==> inputs of 12-24 <==
// LASER
module LASER (
	input CLK,
	input RST,
	input [3:0] X,
	input [3:0] Y,
	output reg [3:0] C1X,
	output reg [3:0] C1Y,
	output reg [3:0] C2X,
	output reg [3:0] C2Y,
	output DONE
);
make LEC_CHECK=0 CAP_MARGIN=20 CORE_MARGIN=2 CORE_UTILIZATION=65 CTS_CLUSTER_DIAMETER=57 CTS_CLUSTER_SIZE=64 SETUP_SLACK_MARGIN=-0.57 SLEW_MARGIN=20 finish   # period 7.18 ns
run.sh (not shown) runs the stock make flow with config.mk's settings and CLKGATE_MAP_FILE=.
==> 02-20: changes against 12-24 <==
- ABC_AREA: default -> 0
- CAP_MARGIN: 20 -> 30
- CELL_PAD_IN_SITES_GLOBAL_PLACEMENT: default -> 3
- CORE_ASPECT_RATIO: default -> 0.54
- CORE_MARGIN: 2 -> 9
- CORE_UTILIZATION: 65 -> 46
- CTS_CLUSTER_DIAMETER: 57 -> 112
- CTS_CLUSTER_SIZE: 64 -> default
- GPL_ROUTABILITY_DRIVEN: default -> 0
- MAX_ROUTING_LAYER: default -> met4
- MIN_ROUTING_LAYER: default -> met2
- SETUP_SLACK_MARGIN: -0.57 -> 1.38
- SLEW_MARGIN: 20 -> 5
- TNS_END_PERCENT: default -> 95
==> flow/constraint.sdc (replaced) <==
create_clock -name core_clock -period 6.84 [get_ports {CLK}]
set_input_delay 1.3680 -clock core_clock [delete_from_list [all_inputs] [get_ports {CLK}]]
set_output_delay 1.3680 -clock core_clock [all_outputs]
set_load 0.01 [all_outputs]
==> comparison <==
Die size: 12-24 is lower than 02-20 (38%).
In synthesized cell count, 02-20 and 12-24 do not differ.
Synthesized area is the same in 02-20 and 12-24.
12-24 produced a layout that fails on setup timing. 02-20 ended with an error in global routing (5_1_grt).
==> figures <==
item	12-24	02-20
Cell Rows	65	56
Chip Footprint	33000 um2	52900 um2
Detail Placement HPWL	42.2 mm	54.3 mm
Max H-tree Level	1	2
Placed Area	23200 um2	24000 um2
Starting utilization of the core area	0.655	0.469
# resized after CTS	32	80
Width of the die	182 um	305 um
Post-CTS setup buffer count	10	22
Core region area	31300 um2	43700 um2
Result of the run	finished with violations	stopped before the end
Failing step	-	global routing (5_1_grt)
Reasons for failing layout checks	setup timing	-
Chip height	182 um	173 um

==> inputs of v6 <==
==> flow/design.v <==
`timescale 1ps/1ps
module LASER (
	input CLK,
	input RST,
	input [3:0] X,
	input [3:0] Y,
	output reg [3:0] C1X,
	output reg [3:0] C1Y,
	output reg [3:0] C2X,
	output reg [3:0] C2Y,
	output DONE
);
parameter State_Data_Read									= 0,
					State_Calculate_Cover 					= 1,
					State_Next_Circle 							= 2,
					State_Refresh_Max_Cover_Circle	= 3,
					State_Data_Out 									= 4;
reg [2:0] State;
reg [3:0] DATA [39:0][1:0];  
reg [3:0] CNT_X,CNT_Y;
reg [5:0] CNT;
reg [2:0] STEP_CNT;
reg [6:0] ITER;  
reg [8:0] Calculate_REG;
reg [3:0] Distance1,Distance2,Distance3,Distance4;
reg S;
wire [3:0] Set_Circle [1:0];
reg [5:0] Max_Cover,Cover;
reg [3:0] Max_Cover_X,Max_Cover_Y;
reg inC1,inC2;
reg [7:0] sqrd1,sqrd2,sqrd3,sqrd4;
assign Set_Circle[0] = S ? C1X:C2X;
assign Set_Circle[1] = S ? C1Y:C2Y;
assign DONE = State== State_Data_Out ? 1'b1:1'b0;
always@(posedge CLK or posedge RST)begin
	if(RST)begin
		State <= State_Data_Read;	
		S<=0;
		{CNT_Y,CNT_X} <= 0;
		CNT <= 0;
		STEP_CNT <= 0;
		ITER <= 0;
		{Cover,Max_Cover} <= 0;
		{C1X,C1Y,C2X,C2Y} <= 0;
		{Max_Cover_Y,Max_Cover_X} <= 0; 
	end
	else begin
		case(State)
			State_Data_Read								:begin
				if(CNT>=39) begin
					State <= State_Calculate_Cover;
					CNT <= 0;
				end
				else CNT <= CNT+1;
				DATA[CNT][0] <= X;
				DATA[CNT][1] <= Y;
			end
			State_Calculate_Cover 				:begin  
				if(CNT>=39)begin
					State <= State_Next_Circle;
					CNT <= 0;
				end
				else begin
					CNT <= CNT+1;
				end
				if(inC1||inC2)begin
					Cover <= Cover+1;
				end
			end
			State_Next_Circle 						:begin  
				if(Cover>=Max_Cover)begin
					Max_Cover <= Cover;
					Max_Cover_Y <= CNT_Y;
					Max_Cover_X <= CNT_X;
				end
				if(Cover<=3)begin
					if(CNT_Y==15 && (CNT_X+10)>15)begin
						State <= State_Refresh_Max_Cover_Circle;
						CNT_Y <= 0;
						CNT_X <= 0;
					end
					else if((CNT_X+10)>15)begin
						CNT_Y <= CNT_Y+1;
						CNT_X <= 0;
						State <= State_Calculate_Cover;
					end
					else begin
						CNT_X <= CNT_X+10;
						State <= State_Calculate_Cover;
					end
				end
				else if(Cover<=10)begin
					if(CNT_Y==15 && (CNT_X+7)>15)begin
						State <= State_Refresh_Max_Cover_Circle;
						CNT_Y <= 0;
						CNT_X <= 0;
					end
					else if((CNT_X+7)>15)begin
						CNT_Y <= CNT_Y+1;
						CNT_X <= 0;
						State <= State_Calculate_Cover;
					end
					else begin
						CNT_X <= CNT_X+7;
						State <= State_Calculate_Cover;
					end
				end
				else if(Cover<=20)begin
					if(CNT_Y==15 && (CNT_X+3)>15)begin
						State <= State_Refresh_Max_Cover_Circle;
						CNT_Y <= 0;
						CNT_X <= 0;
					end
					else if((CNT_X+3)>15)begin
						CNT_Y <= CNT_Y+1;
						CNT_X <= 0;
						State <= State_Calculate_Cover;
					end
					else begin
						CNT_X <= CNT_X+3;
						State <= State_Calculate_Cover;
					end
				end
				else begin
					{CNT_Y,CNT_X}<= &{CNT_Y,CNT_X} ? 0:{CNT_Y,CNT_X}+1 ;
					State <= &{CNT_Y,CNT_X} ? State_Refresh_Max_Cover_Circle : State_Calculate_Cover;
				end
				Cover<=0;
			end
			State_Refresh_Max_Cover_Circle 	:begin 
				if(  (S&&{Max_Cover_Y,Max_Cover_X}=={C2Y,C2X}) ||
				 			(~S&&{Max_Cover_Y,Max_Cover_X}=={C1Y,C1X}) || (&ITER) ) State <= State_Data_Out;
				else begin 
					if(S) {C2Y,C2X} <= {Max_Cover_Y,Max_Cover_X};
					else {C1Y,C1X} <= {Max_Cover_Y,Max_Cover_X};
					State <= State_Calculate_Cover ; 
				end
				{CNT_Y,CNT_X} <= 0;
				CNT <= 0;
				STEP_CNT <= 0;
				ITER <= ITER+1;
				Cover<=0;
				S <= ~S;
			end
			State_Data_Out 								:begin 
				State <= State_Data_Read;	
				{CNT_Y,CNT_X} <= 0;
				S <= 0;
				CNT <= 0;
				STEP_CNT <= 0;
				ITER <= 0;
				{Cover,Max_Cover} <= 0;
				{C1X,C1Y,C2X,C2Y} <= 0;
				{Max_Cover_Y,Max_Cover_X} <= 0; 
			end
		endcase
	end
end
always@(*)begin
	if(State==State_Calculate_Cover)begin
		Distance1 = (CNT_X>DATA[CNT][0]) ? (CNT_X-DATA[CNT][0]):(DATA[CNT][0]-CNT_X);
		Distance2 = (CNT_Y>DATA[CNT][1]) ? (CNT_Y-DATA[CNT][1]):(DATA[CNT][1]-CNT_Y);	
		sqrd1 = Distance1*Distance1;
		sqrd2 = Distance2*Distance2;
		if( (sqrd1+sqrd2)<=16) inC1 = 1;
		else inC1 = 0;
		Distance3 = (Set_Circle[0]>DATA[CNT][0]) ? (Set_Circle[0]-DATA[CNT][0]):(DATA[CNT][0]-Set_Circle[0]);
		Distance4 = (Set_Circle[1]>DATA[CNT][1]) ? (Set_Circle[1]-DATA[CNT][1]):(DATA[CNT][1]-Set_Circle[1]);
		sqrd4 = Distance3*Distance3;
    sqrd3 = Distance4*Distance4;
		if( (sqrd3+sqrd4)<=16) inC2 = 1;
		else inC2 = 0;
	end
	else {Distance1,Distance2,inC1,inC2} = 0;
end
endmodule
==> flow/run.sh <==
#!/bin/bash
# the make line also repeats each setting of config.mk as NAME=value (left out here)
make -C /OpenROAD-flow-scripts/flow DESIGN_CONFIG=/design/flow/config.mk WORK_HOME=/design/flow/orfs CLKGATE_MAP_FILE= finish
==> flow/config.mk <==
export PLATFORM = sky130hd
export DESIGN_NAME = LASER
export DESIGN_NICKNAME = LASER
export VERILOG_FILES = /design/flow/design.v
export SDC_FILE = /design/flow/constraint.sdc
export NUM_CORES = 4
export LEC_CHECK = 0
export CAP_MARGIN = 20
export CORE_ASPECT_RATIO = 0.5
export CORE_MARGIN = 2
export CORE_UTILIZATION = 68
export CTS_CLUSTER_SIZE = 27
export PLACE_DENSITY_LB_ADDON = 0.0
export SETUP_SLACK_MARGIN = 1.41
export SLEW_MARGIN = 20
==> flow/constraint.sdc <==
create_clock -name core_clock -period 4.88 [get_ports {CLK}]
set_input_delay 0.9760 -clock core_clock [delete_from_list [all_inputs] [get_ports {CLK}]]
set_output_delay 0.9760 -clock core_clock [all_outputs]
set_load 0.01 [all_outputs]
==> inputs of v3, as changes to v6 <==
CORE_ASPECT_RATIO = not set   (was 0.5)
CORE_UTILIZATION = 72   (was 68)
SETUP_SLACK_MARGIN = 0.62   (was 1.41)
==> flow/constraint.sdc (replaced) <==
create_clock -name core_clock -period 8.09 [get_ports {CLK}]
set_input_delay 1.6180 -clock core_clock [delete_from_list [all_inputs] [get_ports {CLK}]]
set_output_delay 1.6180 -clock core_clock [all_outputs]
set_load 0.01 [all_outputs]
==> inputs of v23, as changes to v6 <==
ABC_AREA = 0   (was not set)
CAP_MARGIN = 30   (was 20)
CORE_ASPECT_RATIO = not set   (was 0.5)
CORE_UTILIZATION = 46   (was 68)
CTS_CLUSTER_DIAMETER = 112   (was not set)
CTS_CLUSTER_SIZE = not set   (was 27)
GPL_ROUTABILITY_DRIVEN = 0   (was not set)
PLACE_DENSITY_LB_ADDON = not set   (was 0.0)
SETUP_SLACK_MARGIN = not set   (was 1.41)
SLEW_MARGIN = 5   (was 20)
TNS_END_PERCENT = 95   (was not set)
==> flow/constraint.sdc (replaced) <==
create_clock -name core_clock -period 6.84 [get_ports {CLK}]
set_input_delay 1.3680 -clock core_clock [delete_from_list [all_inputs] [get_ports {CLK}]]
set_output_delay 1.3680 -clock core_clock [all_outputs]
set_load 0.01 [all_outputs]
==> impl_metrics.toml <==
# implementation run metrics
[run_status]
status = "failed layout checks"
violatedChecks = "negative setup slack"

[timing]
fin_skew_ps = 22.3
setup_viol_count_final = 6
slew-limit-headroom = 0.317
setup_slack_ps = -1390

[clocking]
clock_latency_ps = 590
cts_resized = 39

[drt]
wl_met1_um = 25200
wl_per_cell_um = 24.4
met2_length_um = 29900

[final_layout]
fin_nets = 2074
sh_comb_area = 0.358
buffers_excl_clock = 316
sh_seq_area = 0.439
nFillCells = 3681

[critical_path]
crit_path_max_fanout = 6
reg2reg_slack_ps = -1390

[global_route]
grt_pass1_vias = 15400
grt_use_met2 = 0.443

[pwr]
netSwitchingFraction = 0.214

[placement]
dp.cells = 2468
[end of results for v23]
==> impl_metrics.toml <==
# implementation run metrics
[run_status]
status = "failed layout checks"
violatedChecks = "negative setup slack"

[drt]
wl_per_cell_um = 30.6
wl_met1_um = 22500
met2_length_um = 31700

[timing]
setup_slack_ps = -879
fin_skew_ps = 23.4
setup_viol_count_final = 6
slew-limit-headroom = 0.208

[placement]
dp.cells = 2214

[final_layout]
buffers_excl_clock = 298
nFillCells = 1122
fin_nets = 2052
sh_seq_area = 0.447

[clocking]
cts_resized = 66
clock_latency_ps = 590
cts_buffer_depth = 3

[critical_path]
reg2reg_slack_ps = -880

[global_route]
grt_use_met2 = 0.726
[end of results for v3]
==> impl_metrics.toml <==
# implementation run metrics
[placement]
dp.cells = 2302

[final_layout]
fin_nets = 2101
sh_seq_area = 0.445
nFillCells = 1337
buffers_excl_clock = 355
sh_comb_area = 0.362

[pwr]
netSwitchingFraction = 0.235

[drt]
wl_per_cell_um = 32.5
wl_met1_um = 24600

[timing]
fin_skew_ps = 39.5
setup_slack_ps = -4020
setup_viol_count_final = 6

[critical_path]
reg2reg_slack_ps = -4020

[clocking]
cts_resized = 69
clock_latency_ps = 640

[run_status]
status = "failed layout checks"
violatedChecks = "negative setup slack"

[global_route]
grt_pass1_vias = 17500
[end of results for v6]
